==> flow/design.v (excerpt) <==
module main #(
    parameter MAIN_DIV = 8,      
    parameter SCAN_DIV = 4       
)(
    input wire clk,
    input wire rst,    
    input wire btnC,   
    input wire btnL,   
    input wire btnR,   
    input wire [7:0] num1,   
    input wire [7:0] num2,   
    output wire [6:0] seg,            
    output wire [3:0] an,              
    output wire multiplicationFinished    
);
    wire dividedClock;   
    wire dividedTick;    
    clockDivider #(MAIN_DIV) clockDiv(
        .clk(clk),
        .rst(rst),
        .en(1'b1),
        .clk_out(dividedClock),
        .tick(dividedTick)
    );
    wire [7:0] num1Complement, num2Complement;
    wire [7:0] multiplier, multiplicand;
    wire [7:0] multiplicandShifted;
    wire [15:0] multiplierShifted;
    reg  [15:0] productReg;
    reg signReg;
    wire tempSign;
    wire [19:0] bcdOutput;
    wire [15:0] tempOutput;
    assign num1Complement = ~num1 + 1'b1;
    assign num2Complement = ~num2 + 1'b1;
    assign multiplier = (num1[7] == 1) ? num1Complement : num1;
    assign multiplicand = (num2[7] == 1) ? num2Complement : num2;
    wire enableDebounce, enableSync;
    debouncer debounceInst(
  ...
Settings: LEC_CHECK=0, ABC_AREA=0, CAP_MARGIN=10, CELL_PAD_IN_SITES_DETAIL_PLACEMENT=2, CELL_PAD_IN_SITES_GLOBAL_PLACEMENT=2, CORE_ASPECT_RATIO=1.1, CORE_MARGIN=10, CORE_UTILIZATION=59, CTS_CLUSTER_DIAMETER=336, GPL_TIMING_DRIVEN=1, MAX_ROUTING_LAYER=met4, MIN_ROUTING_LAYER=met1, PLACE_DENSITY=0.6, SETUP_SLACK_MARGIN=4.48, SLEW_MARGIN=35, TNS_END_PERCENT=30; clock period 20.0 ns.
run.sh (not shown) runs the stock make flow with config.mk's settings and CLKGATE_MAP_FILE=.
The baseline failed in global placement without I/O (3_1_place_gp_skip_io).
Then changed:
Settings changed: ABC_AREA 0 to 1, CAP_MARGIN 10 to 20, CELL_PAD_IN_SITES_DETAIL_PLACEMENT 2 to not set, CELL_PAD_IN_SITES_GLOBAL_PLACEMENT 2 to not set, CORE_ASPECT_RATIO 1.1 to not set, CORE_MARGIN 10 to 2, CORE_UTILIZATION 59 to 40, CTS_CLUSTER_DIAMETER 336 to not set, GPL_TIMING_DRIVEN 1 to not set, MAX_ROUTING_LAYER met4 to not set, MIN_ROUTING_LAYER met1 to not set, SETUP_SLACK_MARGIN 4.48 to not set, SLEW_MARGIN 35 to 20, TNS_END_PERCENT 30 to not set.
Outcome: The new run produced a clean layout. Area after synthesis is lower by 16%. Synthesized cell count is higher by 2.8%. Die area is higher by 1.9%.
Then changed:
Settings changed: CORE_ASPECT_RATIO set to 0.5, CTS_CLUSTER_DIAMETER set to 172, CTS_CLUSTER_SIZE set to 100, PLACE_DENSITY 0.6 to not set, SLEW_MARGIN 20 to 30, TNS_END_PERCENT set to 15.
Wire length decreases by 0.34%.
Cell area is unchanged.
Core utilization came out higher by 0.95 points.
Final cell count climbs by 0.86%.
Critical path depth climbs by 2.

========
== delta ==
Starting RTL as in the previous note.
Settings: LEC_CHECK=0, ABC_AREA=0, CAP_MARGIN=0, CELL_PAD_IN_SITES_DETAIL_PLACEMENT=1, CORE_ASPECT_RATIO=0.84, CORE_MARGIN=8, CORE_UTILIZATION=53, CTS_CLUSTER_DIAMETER=196, GPL_ROUTABILITY_DRIVEN=0, GPL_TIMING_DRIVEN=0, HOLD_SLACK_MARGIN=-0.1, MAX_ROUTING_LAYER=met5, MIN_ROUTING_LAYER=met2, PLACE_DENSITY_LB_ADDON=0.17, SLEW_MARGIN=15; clock period 9.49 ns.
delta: it failed during 5_1_grt, and the tool reported GRT-0116.
> inputs changed (delta -> fjord)
==> flow/config.mk <==
export PLATFORM = sky130hd
export DESIGN_NAME = main
export DESIGN_NICKNAME = main
export VERILOG_FILES = /design/flow/design.v
export SDC_FILE = /design/flow/constraint.sdc
export NUM_CORES = 4
export LEC_CHECK = 0
export ABC_AREA = 1
export CAP_MARGIN = 40
export CORE_MARGIN = 2
export CORE_UTILIZATION = 27
export CTS_CLUSTER_DIAMETER = 165
export CTS_CLUSTER_SIZE = 96
export GPL_ROUTABILITY_DRIVEN = 1
export PLACE_DENSITY = 0.57
export SLEW_MARGIN = 15
## What came out
Post-synthesis cell type count shrinks by more than half when moving from delta to fjord. Summary of the comparison: sequential cell area fraction in the yosys report is higher in fjord, relative to delta. Going from delta to fjord, detailed placer's ending HPWL down 15 mm, area enclosed by the die boundary up 42%, initial cell density of the core down 27 points, post-placement worst setup slack up 4.09 ns, adder and majority cell fraction of the synthesized area up 1.5 points. Status fjord: flow complete, layout not clean - setup timing. Synthesized cell count (fjord vs. delta) increases by a few percent. As far as worst-case clock buffer depth is concerned, fjord and delta perform about the same. Diff delta and fjord: floorplan row count higher in fjord. Of delta and fjord, the run reporting the higher chip area from the yosys synthesis statistics was delta.

========
Setup of try-violet:
main again, from the RTL that the note above started with.
Settings: LEC_CHECK=0, ABC_AREA=1, CAP_MARGIN=15, CORE_MARGIN=3, CORE_UTILIZATION=40, MAX_ROUTING_LAYER=met4, PLACE_DENSITY_LB_ADDON=0.03, SLEW_MARGIN=15; clock period 20.0 ns.
Inputs modified between try-violet and try-yarrow:
- changing SLEW_MARGIN from 15 to 30
- changing CORE_UTILIZATION from 40 to 25
- removing PLACE_DENSITY_LB_ADDON (formerly 0.03)
- changing CAP_MARGIN from 15 to 20
- setting TNS_END_PERCENT to 15 for the first time
- setting CTS_CLUSTER_SIZE to 100 for the first time
- removing MAX_ROUTING_LAYER (formerly met4)
- setting CORE_ASPECT_RATIO to 1.97 for the first time
- changing CORE_MARGIN from 3 to 2
- setting CTS_CLUSTER_DIAMETER to 312 for the first time
## What came out
try-yarrow completed end to end with timing, DRC and antenna clean. [compare] base=try-violet new=try-yarrow: final design area excluding fillers moved up, worst setup slack after layout now sits higher, non-clock buffer share of cell area roughly the same. Relative to try-violet, the met3 routing resource usage after global routing of try-yarrow is lower by 1.2 points. | mean post-synth cell area | try-violet vs try-yarrow | ≈ equal |. try-yarrow vs try-violet — DRC marker count from the first detailed-route iteration dropped 275. Sequential share of layout area ends up lower on try-yarrow. On total number of vias: between try-violet and try-yarrow, it ends up higher for try-yarrow. Against try-violet, try-yarrow reports a max-slew headroom at the worst pin that is higher.
The inputs of try-willow differ from those of try-yarrow as listed below.
- TNS_END_PERCENT removed (was 15)
- CTS_CLUSTER_SIZE changed from 100 to 56
- CTS_CLUSTER_DIAMETER changed from 312 to 389
- CORE_UTILIZATION changed from 25 to 40
[summary]
Summary: with try-yarrow as the reference, timing-limited maximum frequency in try-willow moved down slightly. Taking try-yarrow as the reference, in try-willow part of the power in combinational logic flat, via count flat. Compared with try-yarrow, try-willow ends up with less cell area. try-willow vs try-yarrow, instance count: try-willow lower. In terms of worst path required time, try-willow and try-yarrow differ only marginally. Changes observed in try-willow relative to try-yarrow: detailed-route wire length on metal 1 went up by 660 um, placement-stage worst setup slack saw a decrease. Comparing proportion of power drawn by the clock network for try-yarrow and try-willow, the bigger number came from try-willow. [compare] base=try-yarrow new=try-willow: die size lower, global-route wire length before repair lower.
diff inputs: try-willow => try-quartz
- changing CORE_UTILIZATION from 40 to 55
- changing CTS_CLUSTER_DIAMETER from 389 to 163
- setting TNS_END_PERCENT to 15 for the first time
- changing CTS_CLUSTER_SIZE from 56 to 100
### Flow results
try-willow ran to completion and came out clean on the timing, DRC and antenna checks.
Every stage of the flow completed for try-quartz, and the final layout passed the timing, DRC and antenna checks.
try-quartz vs try-willow, timing endpoint of the critical path: seg[5] vs seg[1]
Combinational fraction of the cell area (higher): try-quartz
Per the comparison of try-quartz with try-willow, time the worst path needs with I/O delays and setup has decreased; growth of design area from synthesis to finish has decreased; cell area after layout has decreased; data arrival at the endpoint of the critical path has decreased; number of clock buffers in the layout has increased.
Die size (try-quartz / try-willow): 0.73
For try-amber, these inputs were changed with respect to try-quartz:
- PLACE_DENSITY_LB_ADDON now 0.03, previously not set
- TNS_END_PERCENT no longer set, was 15
- SETUP_SLACK_MARGIN now 2.52, previously not set
- HOLD_SLACK_MARGIN now 0.15, previously not set
- CTS_CLUSTER_SIZE now 69, was 100
- MIN_ROUTING_LAYER now met2, previously not set
- CELL_PAD_IN_SITES_DETAIL_PLACEMENT now 2, previously not set
- CTS_CLUSTER_DIAMETER now 310, was 163
- MAX_ROUTING_LAYER now met4, previously not set
- CORE_UTILIZATION now 40, was 55
- CORE_MARGIN now 9, was 2
- CORE_ASPECT_RATIO now 1.1, was 1.97
- SLEW_MARGIN now 5, was 30
Findings:
Between try-quartz and try-amber, the flow reports wire length increasing by more than half. Sort try-amber and try-quartz by final standard cell count with taps included and fillers excluded asc -> top: try-quartz. Total of plain and repair buffers excluding clock buffers: try-amber and try-quartz compared, lower one is try-quartz.
Modified inputs, try-garnet compared to try-amber
- changing CTS_CLUSTER_SIZE from 69 to 100
- changing CORE_MARGIN from 9 to 2
- removing PLACE_DENSITY_LB_ADDON (formerly 0.03)
- removing HOLD_SLACK_MARGIN (formerly 0.15)
- changing SLEW_MARGIN from 5 to 30
- changing SETUP_SLACK_MARGIN from 2.52 to 4.56
- removing CELL_PAD_IN_SITES_DETAIL_PLACEMENT (formerly 2)
- removing MAX_ROUTING_LAYER (formerly met4)
- setting TNS_END_PERCENT to 15 for the first time
- removing MIN_ROUTING_LAYER (formerly met2)
- changing CORE_ASPECT_RATIO from 1.1 to 1.97
### Flow results
Looking at the reports, try-garnet completed the entire flow and the layout it produced met the timing, DRC and antenna checks. try-garnet against try-amber: number of iterations in the first detailed-routing pass fell 12; global-route usage now smaller; final cell utilization of the core now smaller.
Power and IR drop assume default switching activity.
